P:
// atan
module atan
(
    input                       clk         ,
    input                       rst_n       ,
    input                       trig        ,
    output                      vld         ,
    input       signed  [16:0]  para_in     ,
    output  reg signed  [11:0]  atany            
);
Settings: LEC_CHECK=0, ABC_AREA=1, CAP_MARGIN=40, CELL_PAD_IN_SITES_DETAIL_PLACEMENT=0, CORE_ASPECT_RATIO=0.6, CORE_MARGIN=10, CORE_UTILIZATION=51, CTS_CLUSTER_SIZE=73, GPL_ROUTABILITY_DRIVEN=0, GPL_TIMING_DRIVEN=0, HOLD_SLACK_MARGIN=0.19, MIN_ROUTING_LAYER=met2, PLACE_DENSITY=0.66, SETUP_SLACK_MARGIN=0.28, SLEW_MARGIN=10, TNS_END_PERCENT=70; clock period 4.28 ns.
run.sh (not shown) runs the stock make flow with config.mk's settings and CLKGATE_MAP_FILE=.
In the summary table, P is marked failed, with error GRT-0116 raised in 5_1_grt.
#### Input delta (Q over P)
- removing TNS_END_PERCENT (formerly 70)
- removing HOLD_SLACK_MARGIN (formerly 0.19)
- removing GPL_TIMING_DRIVEN (formerly 0)
- removing GPL_ROUTABILITY_DRIVEN (formerly 0)
- removing MIN_ROUTING_LAYER (formerly met2)
- changing CORE_UTILIZATION from 51 to 40
- removing ABC_AREA (formerly 1)
- removing PLACE_DENSITY (formerly 0.66)
- removing CORE_ASPECT_RATIO (formerly 0.6)
- changing SLEW_MARGIN from 10 to 20
- removing SETUP_SLACK_MARGIN (formerly 0.28)
- changing CAP_MARGIN from 40 to 20
- changing CORE_MARGIN from 10 to 2
- removing CTS_CLUSTER_SIZE (formerly 73)
- removing CELL_PAD_IN_SITES_DETAIL_PLACEMENT (formerly 0)
- changing the clock period (ns, I/O delays scaled along) from 4.28 to 6.0
Notes after the runs:
| combined area of all synthesized cells | Q vs P | better |. Q ended up with a lower cell count after placement than P did. Die size on Q is down relative to P. Delta (Q minus P): post-cts repair resize count down 245; synthesized net count shrank by about 22%. In summary, Q completed successfully, with a layout that passed the timing, design-rule and antenna checks. Q reports its largest combinational cell category by area as AND-OR/OR-AND gates while P reports simple AND/OR/NAND/NOR gates.
Changes in R relative to Q:
- HOLD_SLACK_MARGIN newly set to -0.09
- ABC_AREA newly set to 1
- GPL_ROUTABILITY_DRIVEN newly set to 0
- PLACE_DENSITY newly set to 0.84
- CTS_CLUSTER_DIAMETER newly set to 116
- TNS_END_PERCENT newly set to 15
- CTS_CLUSTER_SIZE newly set to 99
### Flow results
Detailed route, R vs Q: via total higher for R. Against Q, R comes in 1.1 points lower on area added between synthesis and finish. In R relative to Q, synthesized cell count had gone up by more than a quarter. The share of final layout cell area taken by non-clock buffers in R sits 1.7 points below the value recorded for Q. Going from Q to R, vertical die dimension grows by 3.3 microns. cnt[0] as the launching element of the worst setup path was reported by R, and cnt[1] by Q. Summary of R over Q: maximum cell stage delay along the critical path went down 90 ps; die area rose about 4%. Synthesized area (lower): Q. Compared with Q, R shows a higher setup slack after layout.
Setup changes, R to S
- GPL_ROUTABILITY_DRIVEN removed (was 0)
- CTS_CLUSTER_DIAMETER removed (was 116)
- TNS_END_PERCENT removed (was 15)
- HOLD_SLACK_MARGIN removed (was -0.09)
- CTS_CLUSTER_SIZE removed (was 99)
- ABC_AREA removed (was 1)
- CORE_UTILIZATION changed from 40 to 57
- PLACE_DENSITY removed (was 0.84)
- the clock period (ns, I/O delays scaled along) changed from 6.0 to 5.7
Results
- Across both runs, non-clock buffer share of cell area was higher for S than for R.
- Going from R to S, horizontal die dimension -18%, design area went down.
- Looking at worst setup path startpoint, the cnt[0] result is from R; the cnt[1] one comes from S.
- Synthesized area was lower in the run labelled S.
- S ended up with fewer standard cells than R.
- Of R and S, the higher first-pass detailed-route iteration total belongs to S.
Modified inputs, T compared to S
- changing CORE_UTILIZATION from 57 to 40
==> comparison <==
Min global-route wire length before repair across T and S: S
Comparing T against S, there is no change at all in number of buffers created by CTS.
Looking at die boundary width, T sits 26 microns higher than S does.
Higher routed length on met2 among T and S: T
Multi-input combinational cell area: T vs S — no meaningful difference
Relative to S, setup slack of the critical path after layout increased by 13 ps in T.
Arrival time at the worst endpoint down 50 ps in T wrt S
Comparing T and S, share of the clock period used by the worst path after layout is higher on S.
Lower worst-case clock skew among T and S: S
For the number of buffer and inverter stages on the critical path, T came in 2 higher than S did.
Core region area | T above S


north:
The RTL this note starts from:
==> flow/design.v <==
module atan
(
    input                       clk         ,
    input                       rst_n       ,
    input                       trig        ,
    output                      vld         ,
    input       signed  [16:0]  para_in     ,
    output  reg signed  [11:0]  atany            
);
reg                     run_latch   ;
reg             [3:0]   cnt         ;
reg     signed  [18:0]  tmp1        ;
reg     signed  [18:0]  tmp2        ;
wire    signed  [19:0]  y0          ;
reg     signed  [19:0]  xr          ;
reg     signed  [19:0]  yr          ;
reg     signed  [19:0]  x2          ;
reg     signed  [19:0]  y2          ;
always @(posedge clk or negedge rst_n)
begin
    if (!rst_n)
        run_latch <= 1'b0;
    else
    begin
        if (trig)
            run_latch <= 1'b1;
        else if (cnt == 4'd9)
            run_latch <= 1'b0;
    end
end
always @(posedge clk or negedge rst_n)
begin
    if (!rst_n)
        cnt <= 4'd0;
    else
    begin
        if (run_latch)
            cnt <= cnt + 4'd1;
        else
            cnt <= 4'd0;
    end
end
assign vld = (cnt == 4'd10);
assign y0 = para_in<<2;
always @(*)
begin
    if (run_latch)
    begin
        case(cnt)
            4'd0:
            begin
                tmp1 = y2>>>1;
                tmp2 = x2>>>1;
            end
            4'd1:
            begin
                tmp1 = y2>>>2;
                tmp2 = x2>>>2;
            end
            4'd2:
            begin
                tmp1 = y2>>>3;
                tmp2 = x2>>>3;
            end
            4'd3:
            begin
                tmp1 = y2>>>4;
                tmp2 = x2>>>4;
            end
            4'd4:
            begin
                tmp1 = y2>>>5;
                tmp2 = x2>>>5;
            end
            4'd5:
            begin
                tmp1 = y2>>>6;
                tmp2 = x2>>>6;
            end
            4'd6:
            begin
                tmp1 = y2>>>7;
                tmp2 = x2>>>7;
            end
            4'd7:
            begin
                tmp1 = y2>>>8;
                tmp2 = x2>>>8;
            end
            4'd8:
            begin
                tmp1 = y2>>>9;
                tmp2 = x2>>>9;
            end
            4'd9:
            begin
                tmp1 = y2>>>10;
                tmp2 = x2>>>10;
            end
            default:     
            begin
                tmp1 = 19'd0;
                tmp2 = 19'd0;
            end
        endcase
    end
    else
    begin
        tmp1 = 19'd0;
        tmp2 = 19'd0;
    end
end
always @(*)
begin
    if (run_latch)
    begin
        if ((x2[19] == y2[19]) | (x2 == 20'd0) | (y2 == 20'd0))
        begin
            xr = x2 + tmp1;
            yr = y2 - tmp2;
        end
        else
        begin
            xr = x2 - tmp1;
            yr = y2 + tmp2;
        end
    end
    else
    begin
        xr = 20'd0;
        yr = 20'd0;
    end
end
always @(posedge clk or negedge rst_n)
begin
    if (!rst_n)
    begin
        x2 <= 20'd0;
        y2 <= 20'd0;
    end
    else
    begin
        if (trig)
        begin
            if (~para_in[16]) 
            begin
                x2 <= 20'd1024 + y0;
                y2 <= y0 - 20'd1024;
            end
            else  
            begin
                x2 <= 20'd1024 - y0;
                y2 <= y0 + 20'd1024;
            end
        end
        else if (run_latch)
        begin
            x2 <= xr;
            y2 <= yr;
        end
    end
end
always @(posedge clk or negedge rst_n)
begin
    if (!rst_n)
        atany <= 12'd0;
    else 
    begin
        if (trig)
        begin
            if (~para_in[16]) 
                atany <= 12'd804;
            else 
                atany <= 12'd3292;
        end
        else if (run_latch)
        begin
            case (cnt)
                4'd0: 
                begin
                    if ((x2[19] == y2[19]) | (x2 == 20'd0) | (y2 == 20'd0))
                        atany <= atany + 12'd475;
                    else
                        atany <= atany - 12'd475;
                end
                4'd1: 
                begin
                    if ((x2[19] == y2[19]) | (x2 == 20'd0) | (y2 == 20'd0)) 
                        atany <= atany + 12'd251;
                    else
                        atany <= atany - 12'd251;
                end
                4'd2: 
                begin
                    if ((x2[19] == y2[19]) | (x2 == 20'd0) | (y2 == 20'd0)) 
                        atany <= atany + 12'd127;
                    else
                        atany <= atany - 12'd127;
                end
                4'd3: 
                begin
                    if ((x2[19] == y2[19]) | (x2 == 20'd0) | (y2 == 20'd0))
                        atany <= atany + 12'd64;
                    else
                        atany <= atany - 12'd64;
                end
                4'd4: 
                begin
                    if ((x2[19] == y2[19]) | (x2 == 20'd0) | (y2 == 20'd0))
                        atany <= atany + 12'd32;
                    else
                        atany <= atany - 12'd32;
                end
                4'd5: 
                begin
                    if ((x2[19] == y2[19]) | (x2 == 20'd0) | (y2 == 20'd0))
                        atany <= atany + 12'd16;
                    else
                        atany <= atany - 12'd16;
                end
                4'd6: 
                begin
                    if ((x2[19] == y2[19]) | (x2 == 20'd0) | (y2 == 20'd0))
                        atany <= atany + 12'd8;
                    else
                        atany <= atany - 12'd8;
                end
                4'd7: 
                begin
                    if ((x2[19] == y2[19]) | (x2 == 20'd0) | (y2 == 20'd0))
                        atany <= atany + 12'd4;
                    else
                        atany <= atany - 12'd4;
                end
                4'd8: 
                begin
                    if ((x2[19] == y2[19]) | (x2 == 20'd0) | (y2 == 20'd0))
                        atany <= atany + 12'd2;
                    else
                        atany <= atany - 12'd2;
                end
                4'd9: 
                begin
                    if ((x2[19] == y2[19]) | (x2 == 20'd0) | (y2 == 20'd0))
                        atany <= atany + 12'd1;
                    else
                        atany <= atany - 12'd1;
                end
            endcase
        end
    end
end
endmodule
clock: 9.13 ns
lec_check: 0
abc_area: 1
cap_margin: 40
core_aspect_ratio: 1.66
core_margin: 3
core_utilization: 70
cts_cluster_diameter: 261
cts_cluster_size: 73
gpl_timing_driven: 0
hold_slack_margin: 0.24
place_density: 0.73
setup_slack_margin: 1.08
slew_margin: 20
No final results exist for north, since it was stopped by error GRT-0116 during global routing.
The following lists how south was set up differently from north:
Settings: removing SETUP_SLACK_MARGIN (formerly 1.08); removing PLACE_DENSITY (formerly 0.73); removing ABC_AREA (formerly 1); removing CTS_CLUSTER_SIZE (formerly 73); removing CORE_ASPECT_RATIO (formerly 1.66); removing GPL_TIMING_DRIVEN (formerly 0); changing CORE_MARGIN from 3 to 2; removing CTS_CLUSTER_DIAMETER (formerly 261); changing CAP_MARGIN from 40 to 20; changing CORE_UTILIZATION from 70 to 68; removing HOLD_SLACK_MARGIN (formerly 0.24); changing the clock period (ns, I/O delays scaled along) from 9.13 to 8.24.
==> results <==
Placed cell area, south and north, higher one = north.
Diff south..north | post-cts repair resize count | negligible
Looking only at synthesized area, and setting everything else aside, the lower value of south and north goes to south.
Of south and north, the lower area fraction in full adders, half adders and majority gates belongs to north.
south vs. north: worst-case setup slack after placement lower; number of buffer cells added on primary ports went up; starting density of the core dropped 2.1 points.
south reached the end of the flow, and the finished layout is clean on the timing, design-rule and antenna checks.
Taking north as the reference, in south floorplan net count dropped 425; yosys synthesis chip area dropped 430 µm².
north → south: gate count of the mapped netlist has decreased, total die area has decreased.
Edits applied to the flow inputs when going from south to east:
Settings: CTS_CLUSTER_DIAMETER newly set to 382; CORE_UTILIZATION changed from 68 to 66; PLACE_DENSITY newly set to 0.35; SETUP_SLACK_MARGIN newly set to 1.15; ABC_AREA newly set to 1; the clock period (ns, I/O delays scaled along) changed from 8.24 to 5.16.
--- outcome ---
Higher worst reg-to-reg setup slack was reported by south, not east. A dominant combinational cell family by area after synthesis of AND-OR/OR-AND gates is what south shows, while simple AND/OR/NAND/NOR gates belongs to east. Comparing the two runs side by side, east comes out behind south on netlist area before placement. Comparing east with south, the number of clock buffers inserted by TritonCTS came out essentially unchanged.
#### Input delta (west over east)
Settings: SETUP_SLACK_MARGIN: 1.15 -> 0.98; CORE_UTILIZATION: 66 -> 59; PLACE_DENSITY: 0.35 -> unset; ABC_AREA: 1 -> unset; CTS_CLUSTER_DIAMETER: 382 -> unset; the clock period (ns, I/O delays scaled along): 5.16 -> 4.06.
Findings:
west ends up with a area after synthesis that is 4.0% lower than in east.
west did not finish; the tool stopped in global routing with error GRT-0232.
The final reports for west and east show count of instantiated cells in the yosys netlist lower in the former.
Across both runs, number of instances in the synthesized netlist was lower for west than for east.
